==> trial 12 <==
==> flow/design.v <==
module decode(
	clk		,
	rst_n		,
	data_in	,
	data_out	
	);
	input clk;
	input rst_n;
	input [1:0] data_in;	 
	output reg data_out;
	wire [1:0] dis_00,dis_01,dis_10,dis_11;
	wire [31:0] add_1,add_2,add_3,add_4,add_5,add_6,add_7,add_8;
	reg [9:0]	path_s0,path_s1,path_s2,path_s3;   
	reg [31:0]	dis_s0,dis_s1,dis_s2,dis_s3;
	reg [19:0]count_clear;
	assign dis_00=data_in[1]+data_in[0];
	assign dis_01=data_in[1]+(data_in[0]^1'b1);
	assign dis_10=(data_in[1]^1'b1)+data_in[0];
	assign dis_11=(data_in[1]^1'b1)+(data_in[0]^1'b1);
	always @(posedge clk or negedge rst_n)
		if (rst_n==1'b0)
			count_clear<=20'b0;
		else if (count_clear>=20'd50000)
			count_clear<=20'b0;
		else
			count_clear<=count_clear+1'b1;
	assign add_1=dis_00+dis_s0;  
	assign add_2=dis_11+dis_s2;
	always @(posedge clk or negedge rst_n)
	begin
		if (rst_n==1'b0) 
			begin
				path_s0=10'b0;
				dis_s0=32'b0;
			end
		else if (count_clear==20'd50000)
			begin
				path_s0=10'b0;
				dis_s0=32'b0;
			end
		else if (add_1<=add_2)
			begin
				path_s0<={path_s0[8:0],1'b0};
				dis_s0<=add_1;
			end
		else 
			begin
				path_s0<={path_s2[8:0],1'b0};
				dis_s0<=add_2;
			end
	end
	assign add_3=dis_11+dis_s0;
	assign add_4=dis_00+dis_s2;
	always @(posedge clk or negedge rst_n)
	begin
		if (rst_n==1'b0) 
			begin
				path_s1=10'b0;
				dis_s1=32'b0;
			end
		else if (count_clear==20'd50000)
			begin
				path_s1=10'b0;
				dis_s1=32'b0;
			end
		else if (add_3<=add_4)
			begin
				path_s1<={path_s0[8:0],1'b1};
				dis_s1<=add_3;
			end
		else 
			begin
				path_s1<={path_s2[8:0],1'b1};
				dis_s1<=add_4;
			end
	end
	assign add_5=dis_01+dis_s1;
	assign add_6=dis_10+dis_s3;
	always @(posedge clk or negedge rst_n)
	begin
		if (rst_n==1'b0)
			begin
				path_s2=10'b0;
				dis_s2=32'b0;
			end
		else if (count_clear==20'd50000)
			begin
				path_s2=10'b0;
				dis_s2=32'b0;
			end
		else if (add_5<=add_6)
			begin
				path_s2<={path_s1[8:0],1'b0};
				dis_s2<=add_5;
			end
		else 
			begin
				path_s2<={path_s3[8:0],1'b0};
				dis_s2<=add_6;
			end
	end
	assign add_7=dis_10+dis_s1;
	assign add_8=dis_01+dis_s3;
	always @(posedge clk or negedge rst_n)
	begin
		if (rst_n==1'b0)
			begin
				path_s3=10'b0;
				dis_s3=32'b0;
			end
		else if (count_clear==20'd50000)
			begin
				path_s3=10'b0;
				dis_s3=32'b0;
			end
		else if (add_7<add_8)
			begin
				path_s3<={path_s1[8:0],1'b1};
				dis_s3<=add_7;
			end
		else 
			begin
				path_s3<={path_s3[8:0],1'b1};
				dis_s3<=add_8;
			end
	end
	always @(*)
	begin
		if ((dis_s0<=dis_s1)&&(dis_s0<=dis_s2)&&(dis_s0<=dis_s3))
			data_out<=path_s0[9];
		else if ((dis_s1<=dis_s0)&&(dis_s1<=dis_s2)&&(dis_s1<=dis_s3))
			data_out<=path_s1[9];
		else if ((dis_s2<=dis_s0)&&(dis_s2<=dis_s1)&&(dis_s2<=dis_s3))
			data_out<=path_s2[9];
		else  data_out<=path_s3[9];
	end
endmodule
==> flow/run.sh <==
#!/bin/bash
# the make line also repeats each setting of config.mk as NAME=value (left out here)
make -C /OpenROAD-flow-scripts/flow DESIGN_CONFIG=/design/flow/config.mk WORK_HOME=/design/flow/orfs CLKGATE_MAP_FILE= finish
==> flow/config.mk <==
export PLATFORM = sky130hd
export DESIGN_NAME = decode
export DESIGN_NICKNAME = decode
export VERILOG_FILES = /design/flow/design.v
export SDC_FILE = /design/flow/constraint.sdc
export NUM_CORES = 4
export LEC_CHECK = 0
export CAP_MARGIN = 20
export CORE_MARGIN = 2
export CORE_UTILIZATION = 65
export CTS_CLUSTER_SIZE = 50
export HOLD_SLACK_MARGIN = 0.29
export PLACE_DENSITY = 0.6
export SETUP_SLACK_MARGIN = 1.11
export SLEW_MARGIN = 20
==> flow/constraint.sdc <==
create_clock -name core_clock -period 4.33 [get_ports {clk}]
set_input_delay 0.8660 -clock core_clock [delete_from_list [all_inputs] [get_ports {clk}]]
set_output_delay 0.8660 -clock core_clock [all_outputs]
set_load 0.01 [all_outputs]
==> build 74 (differences from trial 12) <==
--- a/flow/config.mk
+++ b/flow/config.mk
@@ -8,8 +8,4 @@
 export CAP_MARGIN = 20
 export CORE_MARGIN = 2
 export CORE_UTILIZATION = 65
-export CTS_CLUSTER_SIZE = 50
-export HOLD_SLACK_MARGIN = 0.29
-export PLACE_DENSITY = 0.6
-export SETUP_SLACK_MARGIN = 1.11
 export SLEW_MARGIN = 20
==> flow/constraint.sdc (replaced) <==
create_clock -name core_clock -period 4.74 [get_ports {clk}]
set_input_delay 0.9480 -clock core_clock [delete_from_list [all_inputs] [get_ports {clk}]]
set_output_delay 0.9480 -clock core_clock [all_outputs]
set_load 0.01 [all_outputs]
==> build 27 (differences from trial 12) <==
==> flow/config.mk (replaced) <==
export PLATFORM = sky130hd
export DESIGN_NAME = decode
export DESIGN_NICKNAME = decode
export VERILOG_FILES = /design/flow/design.v
export SDC_FILE = /design/flow/constraint.sdc
export NUM_CORES = 4
export LEC_CHECK = 0
export ABC_AREA = 0
export CAP_MARGIN = 20
export CORE_MARGIN = 2
export CORE_UTILIZATION = 72
export HOLD_SLACK_MARGIN = -0.08
export PLACE_DENSITY = 0.67
export SETUP_SLACK_MARGIN = 0.98
export SLEW_MARGIN = 20
==> flow/constraint.sdc (replaced) <==
create_clock -name core_clock -period 6.0 [get_ports {clk}]
set_input_delay 1.2000 -clock core_clock [delete_from_list [all_inputs] [get_ports {clk}]]
set_output_delay 1.2000 -clock core_clock [all_outputs]
set_load 0.01 [all_outputs]
==> comparison <==
Build 74 finished but fails on negative setup slack. Trial 12 stopped in global routing (5_1_grt) with GRT-0116. Build 27 completed without violations. Against build 74, the die size of build 27 is lower by about 10%. Between build 27 and build 74, the lower register-to-register slack is in build 74 (gap 930 ps). Between build 74 and build 27, the lower non-clock buffer count is in build 27 (gap 294). Between build 27 and build 74, the lower utilization is in build 74 (gap 1.4 points). Clock skew: build 74 is lower than build 27 (10 ps). Count of clock-buffer cells in the layout is the same in build 74 and build 27.
==> figures <==
	trial 12	build 27	build 74
Logic inverters	-	124	124
Latest clock arrival within the worst-skew pair	-	470 ps	490 ps
Top cell class by occupied area	-	multi-input combinational cells	multi-input combinational cells
Worst path max stage delay	-	580 ps	550 ps
Worst-case headroom to the max-slew limit	-	24.4%	21.2%
Outcome	did not finish	timing/DRC/antenna clean	failed layout checks
Failing step	global routing (5_1_grt)	-	-
Layout check failures	-	-	negative setup slack
CTS-repair resized insts	453	92	125
End of the worst hold path	-	path_s3[1]	path_s3[1]
Area Growth Syn to Fin	-	21.1%	31.4%
Core utilization before placement	65.8%	72.6%	65.8%
Share of the clock period used by the worst path after layout	-	85.9%	103%
Maximum fanout along the worst path	-	7	4
Logic Gate Count	-	1,904	1,903
Number of fill cells	-	1,351	1,638
Final Hold Violation Tally	-	0	0
Number of vias per cell after detailed routing	-	7.56	6.86
